Setup of build 96:
==> flow/design.v <==
module convolver #(
    parameter N = 16,   
    parameter Q = 12,   
    parameter n = 416,  
    parameter k = 3,    
    parameter s = 1,    
    parameter NUM_MAC = 8  
)(
    input wire clk,
    input wire rst,
    input wire en,
    input wire [N-1:0] activation_in,
    input wire [(k*k*N)-1:0] weight, 
    input wire [N-1:0] batch_gamma,  
    input wire [N-1:0] batch_beta,   
    output wire [N-1:0] conv_out
);
    reg [N-1:0] line_buffer [(k-1)*n-1:0];
    wire [N-1:0] window_buffer [0:k*k-1];
    integer i;
    always @(posedge clk) begin
        if (rst) begin
            for (i = 0; i < (k-1)*n; i = i + 1) begin
                line_buffer[i] <= 0;
            end
        end else if (en) begin
            for (i = (k-1)*n-1; i > 0; i = i - 1) begin
                line_buffer[i] <= line_buffer[i-1];
            end
            line_buffer[0] <= activation_in;  
        end
    end
    genvar x, y;
    generate
        for (y = 0; y < k; y = y + 1) begin : window_row
            for (x = 0; x < k; x = x + 1) begin : window_col
                if (y == k-1) begin
                    assign window_buffer[y*k + x] = line_buffer[x];  
                end else begin
                    assign window_buffer[y*k + x] = line_buffer[y*n + x];
                end
            end
        end
    endgenerate
    reg [N-1:0] conv_temp;
    always @(*) begin
        conv_temp = 0;
        for (i = 0; i < k*k; i = i + 1) begin
            conv_temp = conv_temp + (($signed(window_buffer[i]) * $signed(weight[i*N +: N])) >>> Q);
        end
    end
    wire [N-1:0] bn_out;
    assign bn_out = (conv_temp * batch_gamma) + batch_beta;
    assign conv_out = (bn_out[N-1]) ? (bn_out >>> 3) : bn_out;  
endmodule
Settings: LEC_CHECK=0, CAP_MARGIN=20, CORE_MARGIN=2, CORE_UTILIZATION=72, CTS_CLUSTER_SIZE=10, PLACE_DENSITY=0.6, SETUP_SLACK_MARGIN=2.8, SLEW_MARGIN=20; clock period 11.5 ns.
run.sh (not shown) runs the stock make flow with config.mk's settings and CLKGATE_MAP_FILE=.
Final checks on build 96, whose flow otherwise completed, came back failing, citing setup timing.
Modified inputs, build 25 compared to build 96
Settings: SETUP_SLACK_MARGIN now 3.73, was 2.8; GPL_TIMING_DRIVEN now 0, previously not set; CORE_UTILIZATION now 20, was 72; MIN_ROUTING_LAYER now met1, previously not set; PLACE_DENSITY no longer set, was 0.6; CELL_PAD_IN_SITES_DETAIL_PLACEMENT now 1, previously not set; MAX_ROUTING_LAYER now met5, previously not set; CTS_CLUSTER_SIZE no longer set, was 10; the clock period (ns, I/O delays scaled along) now 32.9, was 11.5.
==> results <==
- Build 25 completed; timing, DRC and antenna clean
- Via count of the first global-routing pass (lower): build 96
- Re area after synthesis: no difference whatsoever between build 25 and build 96.
- Per the comparison of build 25 with build 96, row count now larger, non-clock buffer count grew by 85%, wire length moved up.
- Average vias per placed instance, build 25 vs build 96: down by more than a quarter
#### Input delta (build 88 over build 25)
Settings: removing GPL_TIMING_DRIVEN (formerly 0); setting PLACE_DENSITY_LB_ADDON to 0.03 for the first time; changing SETUP_SLACK_MARGIN from 3.73 to 2.23; changing CORE_UTILIZATION from 20 to 72; removing MAX_ROUTING_LAYER (formerly met5); setting ABC_AREA to 1 for the first time; setting TNS_END_PERCENT to 5 for the first time; removing MIN_ROUTING_LAYER (formerly met1); setting CTS_CLUSTER_DIAMETER to 352 for the first time; setting CTS_CLUSTER_SIZE to 13 for the first time; removing CELL_PAD_IN_SITES_DETAIL_PLACEMENT (formerly 1); changing the clock period (ns, I/O delays scaled along) from 32.9 to 15.7.
## What came out
The run with more routed wire is build 25, not build 88. Against build 25, build 88 reports a setup-violating endpoint count in the final report that is higher. [compare] base=build 25 new=build 88: final setup slack of the worst path saw a decrease, chip area saw a decrease. Comparing build 88 and build 25, logic gate fraction of the total cell area is higher on build 88. Maximum count of clock buffers along a single path (lower): build 88. Against build 25, met3 routed wirelength in build 88 rose by more than 10%. Build 88 vs build 25, area of the synthesized netlist per yosys stat went down by 1.3%. Build 25 was carried through to the last stage, and its layout satisfied the timing, DRC and antenna checks. Build 88: all stages done; final checks FAILED (setup timing).
--- input diff build 88..build 68 ---
Settings: changing CAP_MARGIN from 20 to 15; removing CTS_CLUSTER_SIZE (formerly 13); setting GPL_ROUTABILITY_DRIVEN to 1 for the first time; removing CTS_CLUSTER_DIAMETER (formerly 352); changing PLACE_DENSITY_LB_ADDON from 0.03 to 0.2; changing CORE_MARGIN from 2 to 5; removing ABC_AREA (formerly 1); removing SETUP_SLACK_MARGIN (formerly 2.23); changing CORE_UTILIZATION from 72 to 68; changing TNS_END_PERCENT from 5 to 55; setting MIN_ROUTING_LAYER to met1 for the first time; changing the clock period (ns, I/O delays scaled along) from 15.7 to 18.0.
==> comparison <==
- Build 68 vs build 88: final cell count down by more than 10%
- Post-synthesis to final-layout area growth, build 68 and build 88: larger value in build 68
- Routed wire in build 68 totals less than in build 88.
- On build 68: last weighted congestion value of the routability-driven placer is 3.5% lower than what build 88 gave.
- weight[116] as the launching element of the worst setup path was reported by build 88, and weight[115] by build 68.
- The final report for build 68 shows a completed flow and a layout that fails verification, specifically setup timing.

---

== job 3285 ==
Starts from the design.v that is shown in full above.
Settings: LEC_CHECK=0, CAP_MARGIN=20, CORE_MARGIN=2, CORE_UTILIZATION=45, PLACE_DENSITY=0.6, SLEW_MARGIN=20; clock period 26.0 ns.
Job 3285: all stages complete, timing, DRC and antenna checks passed
Modified inputs, job 1256 compared to job 3285
- PLACE_DENSITY: 0.6 -> unset
- CORE_UTILIZATION: 45 -> 69
- SETUP_SLACK_MARGIN: unset -> 1.82
- CAP_MARGIN: 20 -> 0
- CTS_CLUSTER_SIZE: unset -> 35
- HOLD_SLACK_MARGIN: unset -> -0.1
- the clock period (ns, I/O delays scaled along): 26.0 -> 11.1
Notes after the runs:
In job 1256 the implementation ran to completion but is not tape-out ready, as the final checks report setup timing. Changes observed in job 1256 relative to job 3285: clock buffer count decreased 68; complex-gate fraction of the synthesized area flat. Detailed-route via count grows slightly when moving from job 3285 to job 1256. Library cell contributing the largest single delay on the critical path: sky130_fd_sc_hd__fa_2 -> job 1256, sky130_fd_sc_hd__clkdlybuf4s50_1 -> job 3285. Relative to job 3285, clock latency on the worst-skew pair has decreased by 30 ps in job 1256. Lower routed wire length was reported by job 3285, not job 1256.
Inputs modified between job 1256 and job 2048:
- GPL_ROUTABILITY_DRIVEN: unset -> 1
- PLACE_DENSITY_LB_ADDON: unset -> 0.2
- SETUP_SLACK_MARGIN: 1.82 -> 2.03
- CORE_UTILIZATION: 69 -> 72
- MIN_ROUTING_LAYER: unset -> met1
- ABC_AREA: unset -> 1
- CTS_CLUSTER_SIZE: 35 -> unset
- TNS_END_PERCENT: unset -> 55
- CAP_MARGIN: 0 -> 15
- HOLD_SLACK_MARGIN: -0.1 -> unset
- the clock period (ns, I/O delays scaled along): 11.1 -> 14.5
[summary]
- Across job 2048 and job 1256, no clean finish was achieved.
- [job 2048] flow finished | final checks: failed | reasons: setup timing
- Job 1256 finished every stage; the final checks, however, were not passed, the failures being setup timing.
- Re number of clock buffers in the layout: job 2048 and job 1256 aren't equal, and the higher value belongs to job 1256.
- Job 2048 ended up with weight[37] as its critical path launch point; job 1256 ended up with weight[66].
Changes in job 1900 relative to job 2048:
- changing CORE_UTILIZATION from 72 to 70
- setting CTS_CLUSTER_SIZE to 51 for the first time
- removing PLACE_DENSITY_LB_ADDON (formerly 0.2)
- removing ABC_AREA (formerly 1)
- setting PLACE_DENSITY to 0.67 for the first time
- changing SETUP_SLACK_MARGIN from 2.03 to 4.53
- changing the clock period (ns, I/O delays scaled along) from 14.5 to 18.0
Results
Not one of job 2048 and job 1900 finished clean.
Job 2048 completed end to end; final checks failed (setup timing).
Nothing crashed in job 1900 and all stages finished; the problem is that the final layout failed, the offending checks being setup timing.
Clock-buffer cell count in job 1900 vs job 2048: up 9
Compared with job 2048, in job 1900 setup slack saw an increase; parity-gate share of the synthesized area counting xor and xnor cells now sits higher; final instance area saw an increase.
The routed wire length in job 2048 is 1.2 times that in job 1900.

---

v6:
Starts from the design.v that is shown in full above.
clock: 14.5 ns
lec_check: 0
abc_area: 1
cap_margin: 15
core_margin: 2
core_utilization: 72
cts_cluster_diameter: 318
cts_cluster_size: 13
gpl_routability_driven: 1
min_routing_layer: met1
place_density_lb_addon: 0.2
setup_slack_margin: 2.03
slew_margin: 20
tns_end_percent: 5
Although v6 finished all stages, its layout failed final checks on negative setup slack.
Changes in v7 relative to v6:
Settings: clearing TNS_END_PERCENT, which used to be 5; clearing SETUP_SLACK_MARGIN, which used to be 2.03; putting PLACE_DENSITY at 0.37 where nothing was set; clearing ABC_AREA, which used to be 1; swapping 13 for 10 in CTS_CLUSTER_SIZE; clearing MIN_ROUTING_LAYER, which used to be met1; clearing GPL_ROUTABILITY_DRIVEN, which used to be 1; clearing PLACE_DENSITY_LB_ADDON, which used to be 0.2; swapping 15 for 20 in CAP_MARGIN; clearing CTS_CLUSTER_DIAMETER, which used to be 318; swapping 14.5 for 11.5 in the clock period (ns, I/O delays scaled along).
- v6 vs v7, destination of the critical timing path: conv_out[9] vs conv_out[1]
- Compared with v6, in v7 setup slack decreased 2.08 ns, and-or/or-and share of the synthesized area decreased 13 points, half-perimeter wire length of the detailed placement result decreased about 13%, die area increased 1.4%.
- Changes observed in v7 relative to v6: number of gates resized after cts higher, worst-case hold slack now sits higher, detailed-route via count decreased by about 20% relative to the old numbers.
- | sequential fraction of the synthesis area | v7 vs v6 | 0.68 points lower |
- Nothing crashed in v7 and all stages finished; the problem is that the final layout failed, the offending checks being negative setup slack.
- v7 vs v6, post-detailed-routing wire length went down by 77 mm.

---

RTL: the design.v shown in full above, as it stands there.
==> flow/config.mk <==
export PLATFORM = sky130hd
export DESIGN_NAME = convolver
export DESIGN_NICKNAME = convolver
export VERILOG_FILES = /design/flow/design.v
export SDC_FILE = /design/flow/constraint.sdc
export NUM_CORES = 4
export LEC_CHECK = 0
export CAP_MARGIN = 20
export CORE_MARGIN = 2
export CORE_UTILIZATION = 72
export PLACE_DENSITY = 0.6
export SLEW_MARGIN = 20
==> flow/constraint.sdc <==
create_clock -name core_clock -period 15.1 [get_ports {clk}]
set_input_delay 3.0200 -clock core_clock [delete_from_list [all_inputs] [get_ports {clk}]]
set_output_delay 3.0200 -clock core_clock [all_outputs]
set_load 0.01 [all_outputs]
The first run completed and failed the layout checks on negative setup slack.
Change:
CORE_UTILIZATION = 69   (was 72)
CTS_CLUSTER_SIZE = 35   (was not set)
HOLD_SLACK_MARGIN = -0.08   (was not set)
PLACE_DENSITY = not set   (was 0.6)
SETUP_SLACK_MARGIN = 1.82   (was not set)
clock period = 11.1 ns   (was 15.1 ns; I/O delays follow)
After rerunning: The changed run completed and failed the layout checks on negative setup slack; worst setup slack loses 2.5 ns; synthesized cell count is unchanged; routed wire length came out lower by about 0.5%; flip-flop count does not change.
Change:
CORE_UTILIZATION = 45   (was 69)
CTS_CLUSTER_SIZE = not set   (was 35)
HOLD_SLACK_MARGIN = not set   (was -0.08)
PLACE_DENSITY = 0.6   (was not set)
SETUP_SLACK_MARGIN = 5.0   (was 1.82)
clock period = 26.0 ns   (was 11.1 ns; I/O delays follow)
The new run produced a clean layout.
Die size went up by 53%.
Worst hold slack is about the same.
Synthesized area is unchanged.
Setup slack is better by 9.2 ns.
Final cell count went up by 7.3%.
Change:
ABC_AREA = 1   (was not set)
CORE_ASPECT_RATIO = 0.5   (was not set)
CORE_UTILIZATION = 72   (was 45)
CTS_CLUSTER_DIAMETER = 93   (was not set)
CTS_CLUSTER_SIZE = 13   (was not set)
PLACE_DENSITY = not set   (was 0.6)
PLACE_DENSITY_LB_ADDON = 0.2   (was not set)
SETUP_SLACK_MARGIN = 2.05   (was 5.0)
clock period = 14.5 ns   (was 26.0 ns; I/O delays follow)
=> Now the flow completed and failed the layout checks on negative setup slack. Routed wire length rises by 15%. Die size falls by 38%.
Change:
ABC_AREA = not set   (was 1)
CORE_ASPECT_RATIO = not set   (was 0.5)
CORE_UTILIZATION = 69   (was 72)
CTS_CLUSTER_DIAMETER = not set   (was 93)
CTS_CLUSTER_SIZE = 35   (was 13)
PLACE_DENSITY_LB_ADDON = not set   (was 0.2)
SETUP_SLACK_MARGIN = not set   (was 2.05)
clock period = 11.1 ns   (was 14.5 ns; I/O delays follow)
After rerunning: The changed run completed, yet does not pass: negative setup slack. Final cell count is lower by 18%. Sequential share of layout area decreases by 1.9 points. Routed wire length falls by 13%.

---

Starts from the design.v that is shown in full above.
clock: 18.2 ns
lec_check: 0
abc_area: 1
cap_margin: 20
cell_pad_in_sites_detail_placement: 1
core_aspect_ratio: 1.29
core_margin: 8
core_utilization: 45
cts_cluster_diameter: 32
gpl_routability_driven: 0
gpl_timing_driven: 0
max_routing_layer: met5
place_density_lb_addon: 0.21
slew_margin: 35
tns_end_percent: 35
The starting point produced a layout that fails on setup timing.
Change:
==> flow/config.mk (replaced) <==
export PLATFORM = sky130hd
export DESIGN_NAME = convolver
export DESIGN_NICKNAME = convolver
export VERILOG_FILES = /design/flow/design.v
export SDC_FILE = /design/flow/constraint.sdc
export NUM_CORES = 4
export LEC_CHECK = 0
export ABC_AREA = 1
export CAP_MARGIN = 20
export CORE_MARGIN = 2
export CORE_UTILIZATION = 72
export CTS_CLUSTER_SIZE = 14
export PLACE_DENSITY = 0.74
export SETUP_SLACK_MARGIN = 1.84
export SLEW_MARGIN = 20
==> flow/constraint.sdc (replaced) <==
create_clock -name core_clock -period 15.2 [get_ports {clk}]
set_input_delay 3.0400 -clock core_clock [delete_from_list [all_inputs] [get_ports {clk}]]
set_output_delay 3.0400 -clock core_clock [all_outputs]
set_load 0.01 [all_outputs]
What happened: The new run finished but failed the layout checks on setup timing. Die area shrinks by 39%. Synthesized area stays the same. Sequential cell count is unchanged. Worst hold slack loses 0.0038 ns. Clock skew came out higher by 0.0046 ns. Register-to-register slack loses 2.6 ns. Non-clock buffer count drops by 1571. Final cell count decreases by 12%. Cell area goes down by 6.9%.
